==> flow/design.v (excerpt) <==
module md5_crack(
  input          clk,
  input          reset_n,
  input          in_valid,
  output         in_ready,
  input  [63:0]  guess,
  output         out_valid,
  output [127:0] digest,
  output         cracked
);
reg  [6:0]  itr;
reg         busy;
reg  [63:0] guess_q;
wire [5:0]  ridx = (itr>0 && itr<65)? itr-1:63;
function [31:0] kconst;
  input [5:0] i;
  begin
    case (i)
      6'd0: kconst = 32'hd76aa478;
      6'd1: kconst = 32'he8c7b756;
      6'd2: kconst = 32'h242070db;
      6'd3: kconst = 32'hc1bdceee;
      6'd4: kconst = 32'hf57c0faf;
      6'd5: kconst = 32'h4787c62a;
      6'd6: kconst = 32'ha8304613;
      6'd7: kconst = 32'hfd469501;
      6'd8: kconst = 32'h698098d8;
      6'd9: kconst = 32'h8b44f7af;
      6'd10: kconst = 32'hffff5bb1;
      6'd11: kconst = 32'h895cd7be;
      6'd12: kconst = 32'h6b901122;
      6'd13: kconst = 32'hfd987193;
      6'd14: kconst = 32'ha679438e;
      6'd15: kconst = 32'h49b40821;
      6'd16: kconst = 32'hf61e2562;
      6'd17: kconst = 32'hc040b340;
      6'd18: kconst = 32'h265e5a51;
      6'd19: kconst = 32'he9b6c7aa;
  ...
Size: roughly 4700 cells after synthesis, roughly 400 flip-flops, ~200 I/O pins, ~32000 µm² of cells after synthesis.
export LEC_CHECK = 0
export ABC_AREA = 1
export CAP_MARGIN = 30
export CORE_ASPECT_RATIO = 1.27
export CORE_MARGIN = 7
export CORE_UTILIZATION = 50
export CTS_CLUSTER_SIZE = 31
export GPL_TIMING_DRIVEN = 0
export MAX_ROUTING_LAYER = met4
export MIN_ROUTING_LAYER = met2
export PLACE_DENSITY_LB_ADDON = 0.15
export SETUP_SLACK_MARGIN = 1.17
export SLEW_MARGIN = 5
create_clock -name core_clock -period 16.7 [get_ports {clk}]
run.sh (not shown) runs the stock make flow with config.mk's settings and CLKGATE_MAP_FILE=.
The baseline never finished: it broke off in global routing (5_1_grt).
==> next run, changes <==
Settings changed: ABC_AREA 1 to unset, CAP_MARGIN 30 to 20, CORE_ASPECT_RATIO 1.27 to unset, CORE_MARGIN 7 to 2, CORE_UTILIZATION 50 to 71, CTS_CLUSTER_SIZE 31 to 25, GPL_TIMING_DRIVEN 0 to unset, HOLD_SLACK_MARGIN set to 0.3, MIN_ROUTING_LAYER met2 to unset, PLACE_DENSITY_LB_ADDON 0.15 to unset, SETUP_SLACK_MARGIN 1.17 to 1.24, SLEW_MARGIN 5 to 20.
Clock period 16.7 ns to 9.01 ns, I/O delays scaled along.
The new run aborted during global routing (5_1_grt) (GRT-0116).
Die area came out lower by a quarter to a third.
Area after synthesis came out higher by a few percent.
Synthesized cell count drops by a little under a tenth.
==> next run, changes <==
Settings changed: CORE_UTILIZATION 71 to 65, CTS_CLUSTER_SIZE 25 to 47, HOLD_SLACK_MARGIN 0.3 to 0.28, MAX_ROUTING_LAYER met4 to unset, SETUP_SLACK_MARGIN 1.24 to 0.06, SLEW_MARGIN 20 to 5, TNS_END_PERCENT set to 5.
Clock period 9.01 ns to 9.47 ns, I/O delays scaled along.
The new run completed, yet does not pass: setup timing. Synthesized cell count does not change. Die area goes up by 9.1%. Synthesized area does not change.

The RTL this note starts from:
==> flow/design.v <==
`timescale 1ns / 1ps
module mmd5(
  input clk,
  input reset,
  input [63:0]guess,
  input [6:0]itr,
  input [4:0] r,
  input [31:0] k,
  output cracked,
  output [127:0] digest
);
wire [0:127] passwd_hash = 128'hE8CD0953ABDFDE433DFEC7FAA70DF7F6;
reg [0:127] md5_guess;
assign cracked = (md5_guess==passwd_hash);
assign digest = md5_guess;
reg [31:0]a; 
reg [31:0]b; 
reg [31:0]c; 
reg [31:0]d; 
reg [6:0] nextitr;
reg [31:0]f;
reg [31:0]g;
wire [31:0]w[1:0];
assign w[0]={
  guess[39:32],
  guess[47:40],
  guess[55:48],
  guess[63:56]
};
assign w[1]={
  guess[7:0],
  guess[15:8],
  guess[23:16],
  guess[31:24]
};
function [31:0]leftrotate;
  input [31:0]x;
  input [4:0] c;
  begin
    leftrotate=((x) << (c)) | ((x) >> (32 - (c)));
  end
endfunction
integer j;
always @(posedge clk ) begin
  if(~reset)begin
  md5_guess<=0;
  nextitr <= 1;
  a<=32'h67452301;
  b<=32'hefcdab89;
  c<=32'h98badcfe;
  d<=32'h10325476;
  end
  else if(itr==nextitr)begin
    if(itr<=67)nextitr<=itr+1;
    else nextitr<=0;
    if(itr==0)begin
      a<=32'h67452301;
      b<=32'hefcdab89;
      c<=32'h98badcfe;
      d<=32'h10325476;
    end
    else if(itr>0 && itr<65)begin
      if(itr<=16)begin
        f = (b & c) | ((~b) & d);
        g = itr-1;
      end
      else if(itr<=32)begin
        f = (d & b) | ((~d) & c);
        g = (5*(itr-1)+1 ) & 32'd15;
      end
      else if(itr<=48)begin
        f = b ^ c ^ d;
        g = (3*(itr-1) +5) & 32'd15;
      end
      else if(itr<=64)begin
        f = c ^ (b | (~d));
        g = (7*(itr-1)) & 32'd15;
      end
      d <= c;
      c <= b;
      b <= b + leftrotate((a + f + k + ((g<=1)? w[g]:((g==2)? 128 : ((g==14)? 32'd64:0)))), r); 
      a <= d;
    end 
    if( itr == 65 )begin
      a<= 32'h67452301 + a;
      b<= 32'hefcdab89 + b;
      c<= 32'h98badcfe + c;
      d<= 32'h10325476 + d;
    end 
    if( itr == 66 )begin
      for( j = 0 ; j < 4 ; j = j+1 )begin
        md5_guess[8*(j+0)+:8]<=a[8*j+:8];
        md5_guess[8*(j+4)+:8]<=b[8*j+:8];
        md5_guess[8*(j+8)+:8]<=c[8*j+:8];
        md5_guess[8*(j+12)+:8]<=d[8*j+:8];
      end
    end 
  end
end
endmodule
module md5_crack(
  input          clk,
  input          reset_n,
  input          in_valid,
  output         in_ready,
  input  [63:0]  guess,
  output         out_valid,
  output [127:0] digest,
  output         cracked
);
reg  [6:0]  itr;
reg         busy;
reg  [63:0] guess_q;
wire [5:0]  ridx = (itr>0 && itr<65)? itr-1:63;
function [31:0] kconst;
  input [5:0] i;
  begin
    case (i)
      6'd0: kconst = 32'hd76aa478;
      6'd1: kconst = 32'he8c7b756;
      6'd2: kconst = 32'h242070db;
      6'd3: kconst = 32'hc1bdceee;
      6'd4: kconst = 32'hf57c0faf;
      6'd5: kconst = 32'h4787c62a;
      6'd6: kconst = 32'ha8304613;
      6'd7: kconst = 32'hfd469501;
      6'd8: kconst = 32'h698098d8;
      6'd9: kconst = 32'h8b44f7af;
      6'd10: kconst = 32'hffff5bb1;
      6'd11: kconst = 32'h895cd7be;
      6'd12: kconst = 32'h6b901122;
      6'd13: kconst = 32'hfd987193;
      6'd14: kconst = 32'ha679438e;
      6'd15: kconst = 32'h49b40821;
      6'd16: kconst = 32'hf61e2562;
      6'd17: kconst = 32'hc040b340;
      6'd18: kconst = 32'h265e5a51;
      6'd19: kconst = 32'he9b6c7aa;
      6'd20: kconst = 32'hd62f105d;
      6'd21: kconst = 32'h02441453;
      6'd22: kconst = 32'hd8a1e681;
      6'd23: kconst = 32'he7d3fbc8;
      6'd24: kconst = 32'h21e1cde6;
      6'd25: kconst = 32'hc33707d6;
      6'd26: kconst = 32'hf4d50d87;
      6'd27: kconst = 32'h455a14ed;
      6'd28: kconst = 32'ha9e3e905;
      6'd29: kconst = 32'hfcefa3f8;
      6'd30: kconst = 32'h676f02d9;
      6'd31: kconst = 32'h8d2a4c8a;
      6'd32: kconst = 32'hfffa3942;
      6'd33: kconst = 32'h8771f681;
      6'd34: kconst = 32'h6d9d6122;
      6'd35: kconst = 32'hfde5380c;
      6'd36: kconst = 32'ha4beea44;
      6'd37: kconst = 32'h4bdecfa9;
      6'd38: kconst = 32'hf6bb4b60;
      6'd39: kconst = 32'hbebfbc70;
      6'd40: kconst = 32'h289b7ec6;
      6'd41: kconst = 32'heaa127fa;
      6'd42: kconst = 32'hd4ef3085;
      6'd43: kconst = 32'h04881d05;
      6'd44: kconst = 32'hd9d4d039;
      6'd45: kconst = 32'he6db99e5;
      6'd46: kconst = 32'h1fa27cf8;
      6'd47: kconst = 32'hc4ac5665;
      6'd48: kconst = 32'hf4292244;
      6'd49: kconst = 32'h432aff97;
      6'd50: kconst = 32'hab9423a7;
      6'd51: kconst = 32'hfc93a039;
      6'd52: kconst = 32'h655b59c3;
      6'd53: kconst = 32'h8f0ccc92;
      6'd54: kconst = 32'hffeff47d;
      6'd55: kconst = 32'h85845dd1;
      6'd56: kconst = 32'h6fa87e4f;
      6'd57: kconst = 32'hfe2ce6e0;
      6'd58: kconst = 32'ha3014314;
      6'd59: kconst = 32'h4e0811a1;
      6'd60: kconst = 32'hf7537e82;
      6'd61: kconst = 32'hbd3af235;
      6'd62: kconst = 32'h2ad7d2bb;
      6'd63: kconst = 32'heb86d391;
      default: kconst = 32'h0;
    endcase
  end
endfunction
function [4:0] rconst;
  input [5:0] i;
  begin
    case (i)
      6'd0: rconst = 5'd7;
      6'd1: rconst = 5'd12;
      6'd2: rconst = 5'd17;
      6'd3: rconst = 5'd22;
      6'd4: rconst = 5'd7;
      6'd5: rconst = 5'd12;
      6'd6: rconst = 5'd17;
      6'd7: rconst = 5'd22;
      6'd8: rconst = 5'd7;
      6'd9: rconst = 5'd12;
      6'd10: rconst = 5'd17;
      6'd11: rconst = 5'd22;
      6'd12: rconst = 5'd7;
      6'd13: rconst = 5'd12;
      6'd14: rconst = 5'd17;
      6'd15: rconst = 5'd22;
      6'd16: rconst = 5'd5;
      6'd17: rconst = 5'd9;
      6'd18: rconst = 5'd14;
      6'd19: rconst = 5'd20;
      6'd20: rconst = 5'd5;
      6'd21: rconst = 5'd9;
      6'd22: rconst = 5'd14;
      6'd23: rconst = 5'd20;
      6'd24: rconst = 5'd5;
      6'd25: rconst = 5'd9;
      6'd26: rconst = 5'd14;
      6'd27: rconst = 5'd20;
      6'd28: rconst = 5'd5;
      6'd29: rconst = 5'd9;
      6'd30: rconst = 5'd14;
      6'd31: rconst = 5'd20;
      6'd32: rconst = 5'd4;
      6'd33: rconst = 5'd11;
      6'd34: rconst = 5'd16;
      6'd35: rconst = 5'd23;
      6'd36: rconst = 5'd4;
      6'd37: rconst = 5'd11;
      6'd38: rconst = 5'd16;
      6'd39: rconst = 5'd23;
      6'd40: rconst = 5'd4;
      6'd41: rconst = 5'd11;
      6'd42: rconst = 5'd16;
      6'd43: rconst = 5'd23;
      6'd44: rconst = 5'd4;
      6'd45: rconst = 5'd11;
      6'd46: rconst = 5'd16;
      6'd47: rconst = 5'd23;
      6'd48: rconst = 5'd6;
      6'd49: rconst = 5'd10;
      6'd50: rconst = 5'd15;
      6'd51: rconst = 5'd21;
      6'd52: rconst = 5'd6;
      6'd53: rconst = 5'd10;
      6'd54: rconst = 5'd15;
      6'd55: rconst = 5'd21;
      6'd56: rconst = 5'd6;
      6'd57: rconst = 5'd10;
      6'd58: rconst = 5'd15;
      6'd59: rconst = 5'd21;
      6'd60: rconst = 5'd6;
      6'd61: rconst = 5'd10;
      6'd62: rconst = 5'd15;
      6'd63: rconst = 5'd21;
      default: rconst = 5'd0;
    endcase
  end
endfunction
wire [4:0]  rchoose = rconst(ridx);
wire [31:0] kchoose = kconst(ridx);
assign in_ready  = ~busy | (itr==68);
assign out_valid = busy & (itr==67);
always @(posedge clk) begin
  if (~reset_n) begin
    busy <= 0;
    itr  <= 68;
  end
  else if (in_valid && in_ready) begin
    busy    <= 1;
    itr     <= 0;
    guess_q <= guess;
  end
  else if (busy) begin
    if (itr==68) busy <= 0;
    else itr <= itr+1;
  end
end
mmd5 cracker(
  .clk(clk),
  .reset(reset_n),
  .guess(guess_q),
  .itr(itr),
  .r(rchoose),
  .k(kchoose),
  .cracked(cracked),
  .digest(digest)
);
endmodule
export LEC_CHECK = 0
export ABC_AREA = 1
export CAP_MARGIN = 30
export CELL_PAD_IN_SITES_DETAIL_PLACEMENT = 2
export CORE_ASPECT_RATIO = 1.27
export CORE_MARGIN = 7
export CORE_UTILIZATION = 50
export CTS_CLUSTER_SIZE = 31
export GPL_TIMING_DRIVEN = 0
export MAX_ROUTING_LAYER = met4
export MIN_ROUTING_LAYER = met2
export PLACE_DENSITY_LB_ADDON = 0.15
export SETUP_SLACK_MARGIN = 1.17
export SLEW_MARGIN = 5
create_clock -name core_clock -period 8.55 [get_ports {clk}]
The first run stopped in detailed placement (3_5_place_dp), error DPL-0033.
Change:
ABC_AREA = unset   (was 1)
CAP_MARGIN = 20   (was 30)
CELL_PAD_IN_SITES_DETAIL_PLACEMENT = unset   (was 2)
CORE_ASPECT_RATIO = unset   (was 1.27)
CORE_MARGIN = 2   (was 7)
CORE_UTILIZATION = 28   (was 50)
CTS_CLUSTER_SIZE = unset   (was 31)
GPL_TIMING_DRIVEN = unset   (was 0)
MAX_ROUTING_LAYER = unset   (was met4)
MIN_ROUTING_LAYER = unset   (was met2)
PLACE_DENSITY_LB_ADDON = unset   (was 0.15)
SETUP_SLACK_MARGIN = unset   (was 1.17)
SLEW_MARGIN = 20   (was 5)
clock period = 14.0 ns   (was 8.55 ns; I/O delays follow)
After rerunning: The new run went through all stages and came out clean; die size goes up by 68%; synthesized area goes up by 2.7%; synthesized cell count goes down by 7.5%.
Change:
CORE_UTILIZATION = 72   (was 28)
PLACE_DENSITY = 0.4   (was unset)
TNS_END_PERCENT = 10   (was unset)
clock period = 7.82 ns   (was 14.0 ns; I/O delays follow)
The new run died in global routing (5_1_grt) (GRT-0116).
Die area fell by 61%.
Synthesized area is unchanged.
Synthesized cell count stays the same.
